==> 08-01: inputs <==
## pixel_generation
module pixel_generation(
    input clk,                               
    input reset,                             
    input video_on,                          
    input [9:0] x, y,    
    input KEY_UP, KEY_DOWN, KEY_LEFT, KEY_RIGHT,
    output reg [11:0] rgb                    
    );
clock: 6.62 ns
lec_check: 0
abc_area: 1
cap_margin: 20
cell_pad_in_sites_global_placement: 2
core_aspect_ratio: 1.93
core_margin: 7
core_utilization: 43
cts_cluster_diameter: 247
cts_cluster_size: 100
max_routing_layer: met4
min_routing_layer: met1
place_density_lb_addon: 0.08
setup_slack_margin: 1.15
slew_margin: 20
tns_end_percent: 5
run.sh (not shown) runs the stock make flow with config.mk's settings and CLKGATE_MAP_FILE=.
==> 08-17 (differences from 08-01) <==
==> flow/config.mk (replaced) <==
export PLATFORM = sky130hd
export DESIGN_NAME = pixel_generation
export DESIGN_NICKNAME = pixel_generation
export VERILOG_FILES = /design/flow/design.v
export SDC_FILE = /design/flow/constraint.sdc
export NUM_CORES = 4
export LEC_CHECK = 0
export CAP_MARGIN = 0
export CELL_PAD_IN_SITES_GLOBAL_PLACEMENT = 1
export CORE_ASPECT_RATIO = 0.52
export CORE_MARGIN = 7
export CORE_UTILIZATION = 20
export CTS_CLUSTER_DIAMETER = 247
export GPL_TIMING_DRIVEN = 0
export HOLD_SLACK_MARGIN = 0.18
export MAX_ROUTING_LAYER = met4
export MIN_ROUTING_LAYER = met1
export SETUP_SLACK_MARGIN = 1.52
export SLEW_MARGIN = 20
export TNS_END_PERCENT = 20
==> impl_metrics.xml <==
<?xml version="1.0" encoding="UTF-8"?>
<metrics>
  <group name="floorplan">
    <metric name="die.size.x" unit="um">349</metric>
  </group>
  <group name="cts">
    <metric name="clock.latency.late_pin" unit="ns">0.29</metric>
    <metric name="cts.repair_timing.setup_buffer_count" unit="">83</metric>
  </group>
  <group name="placement">
    <metric name="placement.io_buffers" unit="">37</metric>
  </group>
  <group name="status">
    <metric name="run_status" unit="">finished clean</metric>
  </group>
  <group name="grt">
    <metric name="met2_usage" unit="">0.243</metric>
  </group>
  <group name="synth">
    <metric name="top_area_frac" unit="">0.0605</metric>
    <metric name="biggest_area_contributors_in_the_synthesized_netlist" unit="">sky130_fd_sc_hd__a21oi_1 6.1%, sky130_fd_sc_hd__ha_1 5.9%, sky130_fd_sc_hd__o21ai_0 5.7%, sky130_fd_sc_hd__nor2_1 5.3%, sky130_fd_sc_hd__dfrtp_1 5.1%</metric>
    <metric name="syn_area_per_cell" unit="um2">6.56</metric>
    <metric name="yosys_area" unit="um2">11700</metric>
  </group>
  <group name="worst_setup_path">
    <metric name="r2r-start" unit="">sq_y_reg[1]$_DFFE_PP1P_</metric>
  </group>
  <group name="routing">
    <metric name="drt-vias-per-instance" unit="">6.29</metric>
  </group>
  <group name="final_layout">
    <metric name="comb-cell-share" unit="">0.700</metric>
    <metric name="layout.non_clock_inverters" unit="">65</metric>
  </group>
  <group name="job">
    <metric name="stage_log_warnings" unit="">46</metric>
  </group>
  <group name="timing">
    <metric name="maxClockFrequency" unit="GHz">0.172</metric>
  </group>
</metrics>
Source of the figures above: 08-17

==> impl_metrics.xml <==
<?xml version="1.0" encoding="UTF-8"?>
<metrics>
  <group name="synth">
    <metric name="top_area_frac" unit="">0.247</metric>
    <metric name="yosys_area" unit="um2">11400</metric>
  </group>
  <group name="status">
    <metric name="run_status" unit="">finished clean</metric>
  </group>
  <group name="floorplan">
    <metric name="die.size.x" unit="um">131</metric>
  </group>
  <group name="final_layout">
    <metric name="layout.non_clock_inverters" unit="">294</metric>
    <metric name="comb-cell-share" unit="">0.739</metric>
  </group>
  <group name="timing">
    <metric name="maxClockFrequency" unit="GHz">0.181</metric>
  </group>
</metrics>
Source of the figures above: 08-01


========
==> v32 <==
pixel_generation again, from the RTL that the note above started with.
Settings: LEC_CHECK=0, CAP_MARGIN=20, CORE_MARGIN=7, CORE_UTILIZATION=63, CTS_CLUSTER_DIAMETER=247, CTS_CLUSTER_SIZE=100, MAX_ROUTING_LAYER=met4, MIN_ROUTING_LAYER=met1, SETUP_SLACK_MARGIN=0.16, SLEW_MARGIN=20, TNS_END_PERCENT=5; clock period 6.62 ns.
==> inputs of v1, as changes to v32 <==
==> flow/config.mk (replaced) <==
export PLATFORM = sky130hd
export DESIGN_NAME = pixel_generation
export DESIGN_NICKNAME = pixel_generation
export VERILOG_FILES = /design/flow/design.v
export SDC_FILE = /design/flow/constraint.sdc
export NUM_CORES = 4
export LEC_CHECK = 0
export CAP_MARGIN = 20
export CORE_MARGIN = 2
export CORE_UTILIZATION = 66
export MAX_ROUTING_LAYER = met4
export SLEW_MARGIN = 20
==> flow/constraint.sdc (replaced) <==
create_clock -name core_clock -period 9.58 [get_ports {clk}]
set_input_delay 1.9160 -clock core_clock [delete_from_list [all_inputs] [get_ports {clk}]]
set_output_delay 1.9160 -clock core_clock [all_outputs]
set_load 0.01 [all_outputs]
==> comparison <==
v32 ran to the end with no violations. v1 completed without violations. Global-route usage: v32 is lower than v1 (7.8 points). Non-clock buffer count: v32 is higher than v1 (75). Against v32, the core utilization of v1 is lower by 0.075 points. Against v32, the sequential share of layout area of v1 is higher by 0.32 points. Synthesized area is the same in v32 and v1. Against v1, the count of clock-buffer cells in the layout of v32 is higher by 1. Via count: v32 is larger than v1 (about 2.8%).
==> figures <==
quantity	v32	v1
Run status	no timing/DRC/antenna violations	no timing/DRC/antenna violations
R2R Setup Slk	760 ps	3770 ps
Post-detailed-placement cell area	12400 sq um	11900 sq um
Tightest hold margin	504 ps	510 ps
WP data required	5300 ps	7660 ps
Gr usage total	44.7%	52.5%
Die H	150 um	137 um
Routability congestion estimate	1.18	1.21
Capture instance of the worst register-to-register path	sq_x_reg[8]	x_delta_reg[0]
Layout overhead on the synthesized area	8.29%	3.45%
Relative area of non-clock buffer cells in the final design	9.18%	4.87%
Clk_buf instances	6	5
Post-route insts no fill	2009	1929
Vias/cell	8.21	8.32
Detailed-route wire length per cell	25.7 um	25.8 um
